## mul
module mul(
    input         mul_clk,
    input         resetn,
    input         mul_signed,
    input  [31:0] x,
    input  [31:0] y,
    input         de_to_ex_valid,
    input         ex_allowin,
    output [63:0] result
);
    wire [16:0] booth_c;                              
    wire [63:0] booth_part_prod [16:0];               
    wire [16:0] part_prod [63:0];                     
    wire [63:0] x_mul = {{32{x[31]&mul_signed}}, x}; 
    wire [33:0] y_mul = {{ 2{y[31]&mul_signed}}, y};
    genvar j;
    generate
    for(j = 0; j < 17; j = j + 1) begin : booth
        if(j == 0) begin
          booth_2b booth_0(
                            .Y({y_mul[1:0], 1'b0}), 
                            .X(x_mul             ),
                            .P(booth_part_prod[0]), 
                            .C(booth_c[0]        )
                          );
        end else begin
          booth_2b booth(
                            .Y(y_mul[2*j+1:2*j-1]), 
                            .X(x_mul<<(2*j)      ), 
                            .P(booth_part_prod[j]), 
                            .C(booth_c[j]        )
                        );
        end
    end
    endgenerate
    genvar k;
    generate
    for(k = 0; k < 64; k = k + 1)
        begin: switch
            assign part_prod[k] = {
                                        booth_part_prod[16][k],
                                        booth_part_prod[15][k], 
                                        booth_part_prod[14][k], 
                                        booth_part_prod[13][k], 
  ...
==> flow/config.mk <==
export PLATFORM = sky130hd
export DESIGN_NAME = mul
export DESIGN_NICKNAME = mul
export VERILOG_FILES = /design/flow/design.v
export SDC_FILE = /design/flow/constraint.sdc
export NUM_CORES = 4
export LEC_CHECK = 0
export CAP_MARGIN = 20
export CORE_MARGIN = 2
export CORE_UTILIZATION = 72
export CTS_CLUSTER_DIAMETER = 100
export HOLD_SLACK_MARGIN = -0.08
export MAX_ROUTING_LAYER = met4
export PLACE_DENSITY = 0.41
export SLEW_MARGIN = 20
export TNS_END_PERCENT = 40
==> flow/constraint.sdc <==
create_clock -name core_clock -period 7.71 [get_ports {mul_clk}]
set_input_delay 1.5420 -clock core_clock [delete_from_list [all_inputs] [get_ports {mul_clk}]]
set_output_delay 1.5420 -clock core_clock [all_outputs]
set_load 0.01 [all_outputs]
run.sh (not shown) runs the stock make flow with config.mk's settings and CLKGATE_MAP_FILE=.
The first run reached the layout checks and failed them: negative setup slack.
Then changed:
Settings changed: CORE_UTILIZATION 72 to 40, CTS_CLUSTER_DIAMETER 100 to not set, HOLD_SLACK_MARGIN -0.08 to not set, MAX_ROUTING_LAYER met4 to not set, PLACE_DENSITY 0.41 to not set, TNS_END_PERCENT 40 to not set.
Clock period 7.71 ns to 11.7 ns, I/O delays scaled along.
The changed run completed without violations.
Wire length went down by 2.0%.
Design area is lower by 4.0%.
Via count goes down by 8.9%.
Setup slack gets better by 1.6 ns.
Critical path depth went up by 1.
Flip-flop count stays the same.
Area after synthesis does not change.
Sequential share of layout area is higher by 1.2 points.
Utilization fell by 39 points.
Then changed:
Settings changed: CORE_UTILIZATION 40 to 72, HOLD_SLACK_MARGIN set to -0.09, MAX_ROUTING_LAYER set to met4, PLACE_DENSITY_LB_ADDON set to 0.01, SETUP_SLACK_MARGIN set to 2.02, TNS_END_PERCENT set to 40.
Clock period 11.7 ns to 6.81 ns, I/O delays scaled along.
After rerunning: This time the run ran to the end with violations: negative setup slack; count of clock-buffer cells in the layout came out lower by 17; die area is lower by 44%; area after synthesis stays the same; sequential share of layout area went down by 1.4 points; global-route usage increases by 23 points.

* * *

## run A
Starting RTL as in the previous note.
make LEC_CHECK=0 CAP_MARGIN=20 CORE_ASPECT_RATIO=0.72 CORE_MARGIN=2 CORE_UTILIZATION=72 CTS_CLUSTER_DIAMETER=45 CTS_CLUSTER_SIZE=72 PLACE_DENSITY_LB_ADDON=0.01 SETUP_SLACK_MARGIN=2.02 SLEW_MARGIN=20 finish   # period 7.68 ns
Run A: flow complete, layout not clean; failing: setup timing
Changes in run B relative to run A:
- clearing CTS_CLUSTER_DIAMETER, which used to be 45
- clearing CTS_CLUSTER_SIZE, which used to be 72
- swapping 72 for 66 in CORE_UTILIZATION
- clearing SETUP_SLACK_MARGIN, which used to be 2.02
- clearing PLACE_DENSITY_LB_ADDON, which used to be 0.01
- clearing CORE_ASPECT_RATIO, which used to be 0.72
- swapping 7.68 for 11.7 in the clock period (ns, I/O delays scaled along)
### Flow results
Looking at final-layout clock buffer total across run A and run B, the one that comes out lower is run B.
Of run A and run B, run B shows the lower relative area change from synthesis to final layout, with run A above it.
Against run A, cell area in run B fell by a little under 10%.
Between run A and run B, non-clock buffer count decreased.
Total wirelength of the detailed-routed design: run B < run A
Per the comparison of run B with run A, core occupancy in the finished layout decreased 13 points.
The number of synthesized flops with an enable pin was comparable across run A and run B.
Run B: done, clean on timing, DRC and antenna
Count of TritonRoute iterations in the first routing pass (run B over run A): decrease, 4

* * *

## exp/indigo
Starting RTL as in the previous note.
==> flow/design.v (excerpt) <==
module mul(
    input         mul_clk,
    input         resetn,
    input         mul_signed,
    input  [31:0] x,
    input  [31:0] y,
    input         de_to_ex_valid,
    input         ex_allowin,
    output [63:0] result
);
    wire [16:0] booth_c;                              
    wire [63:0] booth_part_prod [16:0];               
    wire [16:0] part_prod [63:0];                     
    wire [63:0] x_mul = {{32{x[31]&mul_signed}}, x}; 
    wire [33:0] y_mul = {{ 2{y[31]&mul_signed}}, y};
    genvar j;
    generate
    for(j = 0; j < 17; j = j + 1) begin : booth
        if(j == 0) begin
          booth_2b booth_0(
                            .Y({y_mul[1:0], 1'b0}), 
                            .X(x_mul             ),
                            .P(booth_part_prod[0]), 
                            .C(booth_c[0]        )
                          );
        end else begin
          booth_2b booth(
                            .Y(y_mul[2*j+1:2*j-1]), 
                            .X(x_mul<<(2*j)      ), 
                            .P(booth_part_prod[j]), 
                            .C(booth_c[j]        )
                        );
        end
    end
    endgenerate
    genvar k;
    generate
    for(k = 0; k < 64; k = k + 1)
        begin: switch
            assign part_prod[k] = {
                                        booth_part_prod[16][k],
                                        booth_part_prod[15][k], 
                                        booth_part_prod[14][k], 
                                        booth_part_prod[13][k], 
                                        booth_part_prod[12][k], 
                                        booth_part_prod[11][k], 
                                        booth_part_prod[10][k], 
                                        booth_part_prod[ 9][k], 
                                        booth_part_prod[ 8][k], 
                                        booth_part_prod[ 7][k], 
                                        booth_part_prod[ 6][k], 
                                        booth_part_prod[ 5][k], 
                                        booth_part_prod[ 4][k], 
  ...
clock: 8.27 ns
lec_check: 0
cap_margin: 20
core_margin: 2
core_utilization: 68
max_routing_layer: met4
setup_slack_margin: 0.12
slew_margin: 20
exp/indigo: flow complete, layout not clean; failing: setup timing
The inputs of exp/harbor differ from those of exp/indigo as listed below.
Settings: CORE_UTILIZATION: 68 -> 40; MAX_ROUTING_LAYER: met4 -> unset; SETUP_SLACK_MARGIN: 0.12 -> 3.49; the clock period (ns, I/O delays scaled along): 8.27 -> 11.7.
Results
Of exp/indigo and exp/harbor, just one finished clean: exp/harbor. exp/indigo had finished all stages when the layout checks came back failing, citing setup timing. The final reports for exp/harbor and exp/indigo show final-report setup violation count lower in the former. Worst-case setup slack after placement (exp/harbor over exp/indigo): increase, 1.88 ns. Changes observed in exp/harbor relative to exp/indigo: fraction of the mapped netlist area in adder cells saw little to no change, number of antenna violations at the first check in global routing rose 11.
diff inputs: exp/harbor => exp/nickel
Settings: SETUP_SLACK_MARGIN removed (was 3.49); GPL_ROUTABILITY_DRIVEN newly set to 0; PLACE_DENSITY_LB_ADDON newly set to 0.18; CTS_CLUSTER_DIAMETER newly set to 202; CORE_MARGIN changed from 2 to 7; GPL_TIMING_DRIVEN newly set to 0; the clock period (ns, I/O delays scaled along) changed from 11.7 to 15.7.
### Flow results
[compare] base=exp/harbor new=exp/nickel: pin count of the biggest net entering global routing fell 119, worst hold slack after final layout rose 0.90 ns, routed wire length rose 29%. The run showing the smaller met1 layer wirelength in the final routing is exp/harbor. Relative to exp/harbor, quantity of I/O buffers inserted on ports decreased by about 27% in exp/nickel.
--- input diff exp/nickel..exp/yarrow ---
Settings: TNS_END_PERCENT newly set to 40; MAX_ROUTING_LAYER newly set to met4; GPL_TIMING_DRIVEN removed (was 0); CORE_UTILIZATION changed from 40 to 72; HOLD_SLACK_MARGIN newly set to -0.09; CORE_MARGIN changed from 7 to 2; CTS_CLUSTER_DIAMETER removed (was 202); PLACE_DENSITY_LB_ADDON removed (was 0.18); SETUP_SLACK_MARGIN newly set to -0.4; GPL_ROUTABILITY_DRIVEN removed (was 0); the clock period (ns, I/O delays scaled along) changed from 15.7 to 6.62.
Findings:
- exp/yarrow: flow complete, layout not clean; failing: setup timing
- exp/yarrow vs exp/nickel — routed wire length dropped by more than 10%
- Critical path depth: exp/yarrow > exp/nickel
- exp/yarrow: horizontal extent of the die lower than exp/nickel
- Changes observed in exp/yarrow relative to exp/nickel: data arrival time at the worst-slack endpoint went down; post-route non-filler standard cell count went down.
- Post-placement setup slack delta (exp/yarrow − exp/nickel): unfavourable
- Wire length of the first global-routing pass shrinks by more than 10% when moving from exp/nickel to exp/yarrow.
- The met2 global-route usage of exp/yarrow is higher than that of exp/nickel.

* * *

mul again, from the RTL that the note above started with.
export LEC_CHECK = 0
export CAP_MARGIN = 0
export CORE_ASPECT_RATIO = 1.45
export CORE_MARGIN = 2
export CORE_UTILIZATION = 72
export CTS_CLUSTER_DIAMETER = 347
export CTS_CLUSTER_SIZE = 10
export HOLD_SLACK_MARGIN = 0.28
export PLACE_DENSITY = 0.42
export SETUP_SLACK_MARGIN = 1.66
export SLEW_MARGIN = 20
export TNS_END_PERCENT = 40
create_clock -name core_clock -period 6.71 [get_ports {mul_clk}]
The baseline finished but failed the layout checks on setup timing.
Edit:
CAP_MARGIN = 20   (was 0)
CORE_ASPECT_RATIO = not set   (was 1.45)
CTS_CLUSTER_DIAMETER = not set   (was 347)
CTS_CLUSTER_SIZE = not set   (was 10)
HOLD_SLACK_MARGIN = not set   (was 0.28)
MAX_ROUTING_LAYER = met4   (was not set)
PLACE_DENSITY = not set   (was 0.42)
SETUP_SLACK_MARGIN = not set   (was 1.66)
TNS_END_PERCENT = not set   (was 40)
clock period = 8.55 ns   (was 6.71 ns; I/O delays follow)
=> The new run finished but fails on setup timing. Routed wire length fell by a few percent. First-iteration DRC count goes up by roughly a tenth. Worst setup slack improved by 1.5 ns.
Edit:
CTS_CLUSTER_DIAMETER = 45   (was not set)
CTS_CLUSTER_SIZE = 72   (was not set)
MAX_ROUTING_LAYER = not set   (was met4)
PLACE_DENSITY_LB_ADDON = 0.01   (was not set)
SETUP_SLACK_MARGIN = 2.02   (was not set)
clock period = 7.82 ns   (was 8.55 ns; I/O delays follow)
After rerunning: The changed run ran to the end with violations: setup timing; die area does not change; critical path depth rises by 2; non-clock buffer count grows by 108; via count goes up by a few percent; sequential share of layout area came out lower by 0.92 points; worst hold slack gets worse by 0.13 ns; synthesized cell count is unchanged; setup slack degrades by 0.59 ns.
Edit:
CORE_UTILIZATION = 65   (was 72)
CTS_CLUSTER_DIAMETER = not set   (was 45)
CTS_CLUSTER_SIZE = not set   (was 72)
MAX_ROUTING_LAYER = met4   (was not set)
PLACE_DENSITY_LB_ADDON = not set   (was 0.01)
SETUP_SLACK_MARGIN = not set   (was 2.02)
clock period = 9.74 ns   (was 7.82 ns; I/O delays follow)
The changed run finished with timing, DRC and antenna clean.
Area after synthesis does not change.
Routed wire length fell by about 7%.
Sequential cell count does not change.

* * *

mul again, from the RTL that the note above started with.
// mul
module mul(
    input         mul_clk,
    input         resetn,
    input         mul_signed,
    input  [31:0] x,
    input  [31:0] y,
    input         de_to_ex_valid,
    input         ex_allowin,
    output [63:0] result
);
make LEC_CHECK=0 CAP_MARGIN=5 CORE_MARGIN=2 CORE_UTILIZATION=57 CTS_CLUSTER_SIZE=71 GPL_ROUTABILITY_DRIVEN=1 MIN_ROUTING_LAYER=met1 PLACE_DENSITY_LB_ADDON=0.04 SLEW_MARGIN=5 TNS_END_PERCENT=70 finish   # period 7.25 ns
The baseline completed and failed the layout checks on setup timing.
Change:
Settings changed: ABC_AREA from default to 1, CORE_UTILIZATION 57 to 72, CTS_CLUSTER_DIAMETER from default to 89, CTS_CLUSTER_SIZE 71 to 13, GPL_ROUTABILITY_DRIVEN 1 to 0, PLACE_DENSITY_LB_ADDON 0.04 to 0.1, SETUP_SLACK_MARGIN from default to 1.85.
Clock period 7.25 ns to 6.2 ns, I/O delays scaled along.
Now the flow aborted during 5_1_grt on GRT-0232.
Synthesized area decreases slightly.
Die area decreases by about a fifth.
Synthesized cell count increases by roughly a tenth.
Change:
Settings changed: ABC_AREA 1 to default, CAP_MARGIN 5 to 20, CTS_CLUSTER_DIAMETER 89 to 94, CTS_CLUSTER_SIZE 13 to default, GPL_ROUTABILITY_DRIVEN 0 to default, HOLD_SLACK_MARGIN from default to -0.08, MAX_ROUTING_LAYER from default to met4, MIN_ROUTING_LAYER met1 to default, PLACE_DENSITY_LB_ADDON 0.1 to default, SETUP_SLACK_MARGIN 1.85 to default, SLEW_MARGIN 5 to 20, TNS_END_PERCENT 70 to 40.
Clock period 6.2 ns to 7.7 ns, I/O delays scaled along.
Now the flow finished but fails on setup timing. Die size went up by 1.7%. Synthesized cell count drops by 10%. Synthesized area came out higher by 1.8%.
Change:
Settings changed: CORE_UTILIZATION 72 to 57, CTS_CLUSTER_DIAMETER 94 to default, HOLD_SLACK_MARGIN -0.08 to default, MAX_ROUTING_LAYER met4 to default, SETUP_SLACK_MARGIN from default to 2.21, TNS_END_PERCENT 40 to default.
Clock period 7.7 ns to 8.27 ns, I/O delays scaled along.
Outcome:
- The new run finished with setup timing left
- routed wire length came out higher by 3.7%
- synthesized cell count does not change
- global-route usage came out lower by 9.4 points
- sequential cell count does not change
- worst hold slack gets better by 90 ps
- die area came out higher by 26%
Change:
Settings changed: CELL_PAD_IN_SITES_GLOBAL_PLACEMENT from default to 2, CORE_UTILIZATION 57 to 40, PLACE_DENSITY_LB_ADDON from default to 0.26, SETUP_SLACK_MARGIN 2.21 to default, TNS_END_PERCENT from default to 20.
Clock period 8.27 ns to 12.0 ns, I/O delays scaled along.
This time the run finished with timing, DRC and antenna clean.
Final area came out lower by a few percent.
Wire length rose slightly.
Sequential share of layout area climbs by 1.8 points.
Global-route usage went down by 11 points.
Critical path depth came out lower by 8.
Synthesized area stays the same.
Clock-buffer cell count grows by 6.

* * *

## the reference run
The RTL this note starts from:
==> flow/design.v <==
module mul(
    input         mul_clk,
    input         resetn,
    input         mul_signed,
    input  [31:0] x,
    input  [31:0] y,
    input         de_to_ex_valid,
    input         ex_allowin,
    output [63:0] result
);
    wire [16:0] booth_c;                              
    wire [63:0] booth_part_prod [16:0];               
    wire [16:0] part_prod [63:0];                     
    wire [63:0] x_mul = {{32{x[31]&mul_signed}}, x}; 
    wire [33:0] y_mul = {{ 2{y[31]&mul_signed}}, y};
    genvar j;
    generate
    for(j = 0; j < 17; j = j + 1) begin : booth
        if(j == 0) begin
          booth_2b booth_0(
                            .Y({y_mul[1:0], 1'b0}), 
                            .X(x_mul             ),
                            .P(booth_part_prod[0]), 
                            .C(booth_c[0]        )
                          );
        end else begin
          booth_2b booth(
                            .Y(y_mul[2*j+1:2*j-1]), 
                            .X(x_mul<<(2*j)      ), 
                            .P(booth_part_prod[j]), 
                            .C(booth_c[j]        )
                        );
        end
    end
    endgenerate
    genvar k;
    generate
    for(k = 0; k < 64; k = k + 1)
        begin: switch
            assign part_prod[k] = {
                                        booth_part_prod[16][k],
                                        booth_part_prod[15][k], 
                                        booth_part_prod[14][k], 
                                        booth_part_prod[13][k], 
                                        booth_part_prod[12][k], 
                                        booth_part_prod[11][k], 
                                        booth_part_prod[10][k], 
                                        booth_part_prod[ 9][k], 
                                        booth_part_prod[ 8][k], 
                                        booth_part_prod[ 7][k], 
                                        booth_part_prod[ 6][k], 
                                        booth_part_prod[ 5][k], 
                                        booth_part_prod[ 4][k], 
                                        booth_part_prod[ 3][k], 
                                        booth_part_prod[ 2][k], 
                                        booth_part_prod[ 1][k], 
                                        booth_part_prod[ 0][k]
                                  };
        end
    endgenerate
    reg  [16:0] booth_c_r;               
    reg  [16:0] part_prod_r[63:0];       
    wire [13:0] c[63:0];                 
    wire [63:0] add_src1, add_src2;      
    always @(posedge mul_clk)
    begin
        if(de_to_ex_valid & ex_allowin) begin
                booth_c_r <= booth_c;
        end
    end
    genvar m;
    generate
        for(m = 0; m < 64; m = m + 1) begin : part_prod_trans
            always @(posedge mul_clk)
            begin
                if(de_to_ex_valid & ex_allowin) begin
                    part_prod_r[m] <= part_prod[m];
                end
            end
        end
    endgenerate
    assign c[0] = booth_c_r[13:0];
    assign add_src2[0] = booth_c_r[14];
    genvar i;
    generate
    for(i = 0; i < 64; i = i + 1) 
    begin: wallace
        if(i < 63) begin
            wallace_16 wallace(
                                    .cin    (c[i]          ), 
                                    .data_in(part_prod_r[i]), 
                                    .cout   (c[i+1]        ), 
                                    .C      (add_src2[i+1] ), 
                                    .S      (add_src1[i]   )
                               );
        end else begin
            wallace_16 wallace_63(
                                    .cin    (c[63]          ),
                                    .data_in(part_prod_r[63]), 
                                    .S      (add_src1[63]   )
                                 );
        end
    end
    endgenerate
    assign result = add_src1 + add_src2 + booth_c_r[15] + booth_c_r[16];
endmodule
module booth_2b(
    input [2:0] Y,
    input [63:0] X,
    output [63:0] P,
    output C
);
    assign P = Y==3'b001 ? X      :
               Y==3'b010 ? X      :
               Y==3'b011 ? X<<1   :
               Y==3'b100 ? ~(X<<1):
               Y==3'b101 ? ~X     :
               Y==3'b110 ? ~X     :
                           68'd0;
    assign C = Y==3'b100 || Y==3'b101 || Y==3'b110;
endmodule
module wallace_16(
    input  [13:0] cin,
    input  [16:0] data_in,
    output [13:0] cout,
    output        C,
    output        S
);
    wire B1_2, A1_2, C1_3, B1_3, A1_3, A2_0, C2_1, B2_1, A2_1, B3_1, A3_1, A4_0, B4_0, A5_0;
    function [1:0] Add_1;
        input A, B, CIN;
        begin
          Add_1 = A + B + CIN;
        end
    endfunction
    assign {cout[ 0], B1_2} = Add_1(data_in[ 4], data_in[ 3], data_in[ 2]),
           {cout[ 1], A1_2} = Add_1(data_in[ 7], data_in[ 6], data_in[ 5]),
           {cout[ 2], C1_3} = Add_1(data_in[10], data_in[ 9], data_in[ 8]),
           {cout[ 3], B1_3} = Add_1(data_in[13], data_in[12], data_in[11]),
           {cout[ 4], A1_3} = Add_1(data_in[16], data_in[15], data_in[14]),
           {cout[ 5], A2_0} = Add_1(    cin[ 2],     cin[ 1],     cin[ 0]),
           {cout[ 6], C2_1} = Add_1(data_in[ 0],     cin[ 4],     cin[ 3]),
           {cout[ 7], B2_1} = Add_1(       A1_2,        B1_2, data_in[ 1]),
           {cout[ 8], A2_1} = Add_1(       A1_3,        B1_3,        C1_3),
           {cout[ 9], B3_1} = Add_1(       A2_0,     cin[ 6],     cin[ 5]),
           {cout[10], A3_1} = Add_1(       A2_1,        B2_1,        C2_1),
           {cout[11], B4_0} = Add_1(    cin[ 9],     cin[ 8],     cin[ 7]),
           {cout[12], A4_0} = Add_1(       A3_1,        B3_1,     cin[10]),
           {cout[13], A5_0} = Add_1(       A4_0,        B4_0,     cin[11]),
           {C       , S   } = Add_1(       A5_0,     cin[13],     cin[12]);
endmodule
clock: 7.68 ns
lec_check: 0
cap_margin: 20
core_aspect_ratio: 1.71
core_margin: 2
core_utilization: 72
cts_cluster_diameter: 45
cts_cluster_size: 72
place_density_lb_addon: 0.01
setup_slack_margin: 2.02
slew_margin: 20
STATUS run=the reference run STAGES=ALL_DONE FINAL_CHECKS=FAILED CAUSE=negative setup slack
What the trial run does differently from the reference run at the input level:
# the reference run
export LEC_CHECK = 0
export CAP_MARGIN = 20
export CORE_ASPECT_RATIO = 1.71
export CORE_MARGIN = 2
export CORE_UTILIZATION = 72
export CTS_CLUSTER_DIAMETER = 45
export CTS_CLUSTER_SIZE = 72
export PLACE_DENSITY_LB_ADDON = 0.01
export SETUP_SLACK_MARGIN = 2.02
export SLEW_MARGIN = 20
create_clock -name core_clock -period 7.68 [get_ports {mul_clk}]
# the trial run
export LEC_CHECK = 0
export CAP_MARGIN = 20
export CORE_MARGIN = 2
export CORE_UTILIZATION = 72
export PLACE_DENSITY_LB_ADDON = 0.01
export SETUP_SLACK_MARGIN = 2.02
export SLEW_MARGIN = 20
create_clock -name core_clock -period 7.99 [get_ports {mul_clk}]
Results
- The trial run vs the reference run: via count of the first global-routing pass down slightly
- Sort the reference run and the trial run by count of clock-buffer cells in the layout, ascending, and the reference run comes first.
- What the final checks of the trial run revealed, after a flow that finished every stage, was a layout that fails on negative setup slack.
- Relative to the reference run, fraction of standard cell area that is sequential decreased by 0.22 points in the trial run.
- Going from the reference run to the trial run, cell resize tally after clock tree synthesis shrank by 39.
- Going from the reference run to the trial run, the pin slew with the least headroom to its limit was found to have gone up by 40 ps.
